==> flow/design.v (excerpt) <==
module fpga3(
    input [3:0] SW,
    input rot_A, input rot_B, input rot_dwn,
    input BTN0, input BTN1, input BTN2,
    input reset, input clk,
    output [7:0] LED,
	 output R, output G, output B,
	 output h_sync, output v_sync
    );
==> flow/config.mk <==
export PLATFORM = sky130hd
export DESIGN_NAME = fpga3
export DESIGN_NICKNAME = fpga3
export VERILOG_FILES = /design/flow/design.v
export SDC_FILE = /design/flow/constraint.sdc
export NUM_CORES = 4
export LEC_CHECK = 0
export ABC_AREA = 1
export CAP_MARGIN = 5
export CORE_MARGIN = 2
export CORE_UTILIZATION = 72
export CTS_CLUSTER_DIAMETER = 233
export PLACE_DENSITY = 0.63
export SETUP_SLACK_MARGIN = 3.13
export SLEW_MARGIN = 20
==> flow/constraint.sdc <==
create_clock -name core_clock -period 27.7 [get_ports {clk}]
set_input_delay 5.5400 -clock core_clock [delete_from_list [all_inputs] [get_ports {clk}]]
set_output_delay 5.5400 -clock core_clock [all_outputs]
set_load 0.01 [all_outputs]
run.sh (not shown) runs the stock make flow with config.mk's settings and CLKGATE_MAP_FILE=.
The starting point reached the layout checks and failed them: setup timing.
Next try:
- CAP_MARGIN: 5 -> 20
- PLACE_DENSITY: 0.63 -> not set
- SETUP_SLACK_MARGIN: 3.13 -> not set
- clock period: 27.7 -> 34.1 ns (I/O delays scaled with it)
This time the run finished clean.
Synthesized cell count stays the same.
Die size does not change.
Final area went down by 3.5%.
Via count fell by 2.6%.
Setup slack is better by 1.4 ns.
Clock skew rises by 0.0092 ns.
Sequential cell count stays the same.
Global-route usage went down by 1.5 points.
Next try:
- ABC_AREA: 1 -> not set
- CORE_UTILIZATION: 72 -> 40
- CTS_CLUSTER_DIAMETER: 233 -> not set
- clock period: 34.1 -> 50.0 ns (I/O delays scaled with it)
The new run completed without violations.
Clock skew barely changes.
Die area rose by 72%.
Critical path depth fell by 3.
Core utilization fell by 34 points.
Next try:
- ABC_AREA: not set -> 1
- CAP_MARGIN: 20 -> 5
- CELL_PAD_IN_SITES_GLOBAL_PLACEMENT: not set -> 1
- CORE_ASPECT_RATIO: not set -> 1.81
- CORE_UTILIZATION: 40 -> 61
- CTS_CLUSTER_DIAMETER: not set -> 337
- CTS_CLUSTER_SIZE: not set -> 98
- PLACE_DENSITY: not set -> 0.43
- TNS_END_PERCENT: not set -> 35
What happened:
- worst setup slack gains 1.8 ns
- hold slack gets worse by 0.013 ns
- first-iteration DRC count rose by a few percent
- sequential cell count stays the same
- utilization rises by 22 points
- wire length increases by roughly a tenth
- synthesized area rises by a few percent
- final area came out higher by a few percent
- clock-buffer cell count came out higher by 2
- clock skew barely changes

---

Setup of job 4037:
fpga3 again, from the RTL that the note above started with.
clock: 26.9 ns
lec_check: 0
abc_area: 1
cap_margin: 20
core_aspect_ratio: 0.91
core_margin: 2
core_utilization: 72
cts_cluster_diameter: 147
place_density: 0.36
setup_slack_margin: 2.27
slew_margin: 20
Nothing crashed in job 4037 and all stages finished; the problem is that the final layout failed, the offending checks being setup timing.
## Diff of input files: job 3714 against job 4037
# job 4037
export LEC_CHECK = 0
export ABC_AREA = 1
export CAP_MARGIN = 20
export CORE_ASPECT_RATIO = 0.91
export CORE_MARGIN = 2
export CORE_UTILIZATION = 72
export CTS_CLUSTER_DIAMETER = 147
export PLACE_DENSITY = 0.36
export SETUP_SLACK_MARGIN = 2.27
export SLEW_MARGIN = 20
create_clock -name core_clock -period 26.9 [get_ports {clk}]
# job 3714
export LEC_CHECK = 0
export ABC_AREA = 1
export CAP_MARGIN = 20
export CORE_MARGIN = 2
export CORE_UTILIZATION = 72
export CTS_CLUSTER_DIAMETER = 147
export PLACE_DENSITY = 0.36
export SETUP_SLACK_MARGIN = 5.0
export SLEW_MARGIN = 20
create_clock -name core_clock -period 26.9 [get_ports {clk}]
--- outcome ---
- Job 3714 vs. job 4037: core utilization up 0.34 points, data arrival at the endpoint of the critical path down 310 ps, final cell count without fillers stayed essentially flat.
- Job 3714 finished all stages; however, its layout fails the closing checks, the failures being setup timing.
For job 1541, these inputs were changed with respect to job 3714:
# job 3714
export LEC_CHECK = 0
export ABC_AREA = 1
export CAP_MARGIN = 20
export CORE_MARGIN = 2
export CORE_UTILIZATION = 72
export CTS_CLUSTER_DIAMETER = 147
export PLACE_DENSITY = 0.36
export SETUP_SLACK_MARGIN = 5.0
export SLEW_MARGIN = 20
create_clock -name core_clock -period 26.9 [get_ports {clk}]
# job 1541
export LEC_CHECK = 0
export ABC_AREA = 1
export CAP_MARGIN = 20
export CORE_ASPECT_RATIO = 0.9
export CORE_MARGIN = 2
export CORE_UTILIZATION = 72
export CTS_CLUSTER_DIAMETER = 147
export PLACE_DENSITY = 0.36
export SETUP_SLACK_MARGIN = 2.38
export SLEW_MARGIN = 20
create_clock -name core_clock -period 26.9 [get_ports {clk}]
Results
The final report for job 1541 shows a completed flow and a layout that fails verification, specifically setup timing.
From job 3714 to job 1541 the numbers moved as follows: layout net count neither gained nor lost much, effective utilization at floorplan lost 0.51 points.
Relative to job 3714, the wire length after detailed routing measured on job 1541 has increased slightly.
Largest clock skew in the final design of job 1541 is on par with job 3714.
Cmp job 3714 and job 1541 / post-CTS repair timing setup buffer count / lower: job 1541
Detailed route wirelength on metal3 went up by a few percent going from job 3714 to job 1541.
The inputs of job 2996 differ from those of job 1541 as listed below.
# job 1541
export LEC_CHECK = 0
export ABC_AREA = 1
export CAP_MARGIN = 20
export CORE_ASPECT_RATIO = 0.9
export CORE_MARGIN = 2
export CORE_UTILIZATION = 72
export CTS_CLUSTER_DIAMETER = 147
export PLACE_DENSITY = 0.36
export SETUP_SLACK_MARGIN = 2.38
export SLEW_MARGIN = 20
create_clock -name core_clock -period 26.9 [get_ports {clk}]
# job 2996
export LEC_CHECK = 0
export ABC_AREA = 1
export CAP_MARGIN = 20
export CORE_MARGIN = 2
export CORE_UTILIZATION = 72
export SLEW_MARGIN = 20
create_clock -name core_clock -period 61.7 [get_ports {clk}]
[summary]
- Every stage of the flow completed for job 2996, and the final layout passed the timing, DRC and antenna checks.
- Compared with job 1541, job 2996 ends up with less cell area.
- Summary of job 2996 over job 1541: fraction of the mapped netlist area in adder cells comparable, number of iterations in the first detailed-routing pass saw little to no change, count of placed standard cells including taps shows a reduction of 240, global-route usage dropped 0.61 points.
- For the actual slew at the worst max-slew pin, job 2996 came in 22 ps higher than job 1541 did.

---

fpga3 again, from the RTL that the note above started with.
Settings: LEC_CHECK=0, ABC_AREA=1, CAP_MARGIN=5, CORE_ASPECT_RATIO=0.9, CORE_MARGIN=2, CORE_UTILIZATION=72, CTS_CLUSTER_DIAMETER=233, MAX_ROUTING_LAYER=met4, PLACE_DENSITY=0.63, SETUP_SLACK_MARGIN=2.23, SLEW_MARGIN=20, TNS_END_PERCENT=40; clock period 26.9 ns.
The first run reached the layout checks and failed them: setup timing.
Change:
- CORE_ASPECT_RATIO: 0.9 -> not set
- MAX_ROUTING_LAYER: met4 -> not set
- PLACE_DENSITY: 0.63 -> not set
- SETUP_SLACK_MARGIN: 2.23 -> -2.0
- TNS_END_PERCENT: 40 -> not set
- clock period: 26.9 -> 27.7 ns (I/O delays scaled with it)
The new run completed, yet does not pass: setup timing.
Core utilization went down by 0.32 points.
Final cell count went down slightly.
Non-clock buffer count went down by 15.
Synthesized cell count is unchanged.
Register-to-register slack gains 0.29 ns.
Area after synthesis stays the same.
Change:
- CORE_ASPECT_RATIO: not set -> 0.9
- MAX_ROUTING_LAYER: not set -> met4
- PLACE_DENSITY: not set -> 0.63
- SETUP_SLACK_MARGIN: -2.0 -> 3.13
- clock period: 27.7 -> 26.9 ns (I/O delays scaled with it)
What happened: The changed run finished but fails on setup timing. Setup slack is better by 0.34 ns. Area after synthesis does not change. Clock skew is about the same. Global-route usage increases by 3.7 points. Cell count increases slightly. Register-to-register slack is worse by 0.45 ns.

---

Starting RTL as in the previous note.
make LEC_CHECK=0 ABC_AREA=1 CAP_MARGIN=20 CORE_MARGIN=2 CORE_UTILIZATION=56 CTS_CLUSTER_DIAMETER=356 CTS_CLUSTER_SIZE=95 SLEW_MARGIN=20 finish   # period 22.9 ns
The starting point finished with negative setup slack left.
Change:
- CAP_MARGIN: 20 -> 5
- CORE_UTILIZATION: 56 -> 72
- CTS_CLUSTER_DIAMETER: 356 -> 140
- CTS_CLUSTER_SIZE: 95 -> unset
- clock period: 22.9 -> 27.0 ns (I/O delays scaled with it)
Outcome:
- The changed run finished but fails on negative setup slack
- synthesized cell count is unchanged
- design area is about the same
- global-route usage went up by 11 points
- cell count went down by 3.5%
- die size went down by 22%
- utilization went up by 18 points
- area after synthesis is unchanged
Change:
- ABC_AREA: 1 -> unset
- CAP_MARGIN: 5 -> 20
- CORE_UTILIZATION: 72 -> 47
- CTS_CLUSTER_DIAMETER: 140 -> unset
- clock period: 27.0 -> 30.6 ns (I/O delays scaled with it)
What happened: The new run completed and failed the layout checks on negative setup slack; flip-flop count stays the same; core utilization came out lower by 29 points; via count came out lower by about a fifth; worst setup slack gets better by 0.47 ns; first-iteration DRC count came out lower by well over a third; routed wire length came out lower by roughly a tenth.
Change:
- CORE_UTILIZATION: 47 -> 48
- clock period: 30.6 -> 48.5 ns (I/O delays scaled with it)
Effect:
- The new run completed without violations
- register-to-register slack gets better by 9.0 ns
- area after synthesis stays the same
- utilization decreases by 1.5 points
- sequential share of layout area rises by 0.16 points
- sequential cell count stays the same
- first-iteration DRC count rises by about 1.8%
- design area came out lower by about 5%
- final cell count came out lower by 3.7%
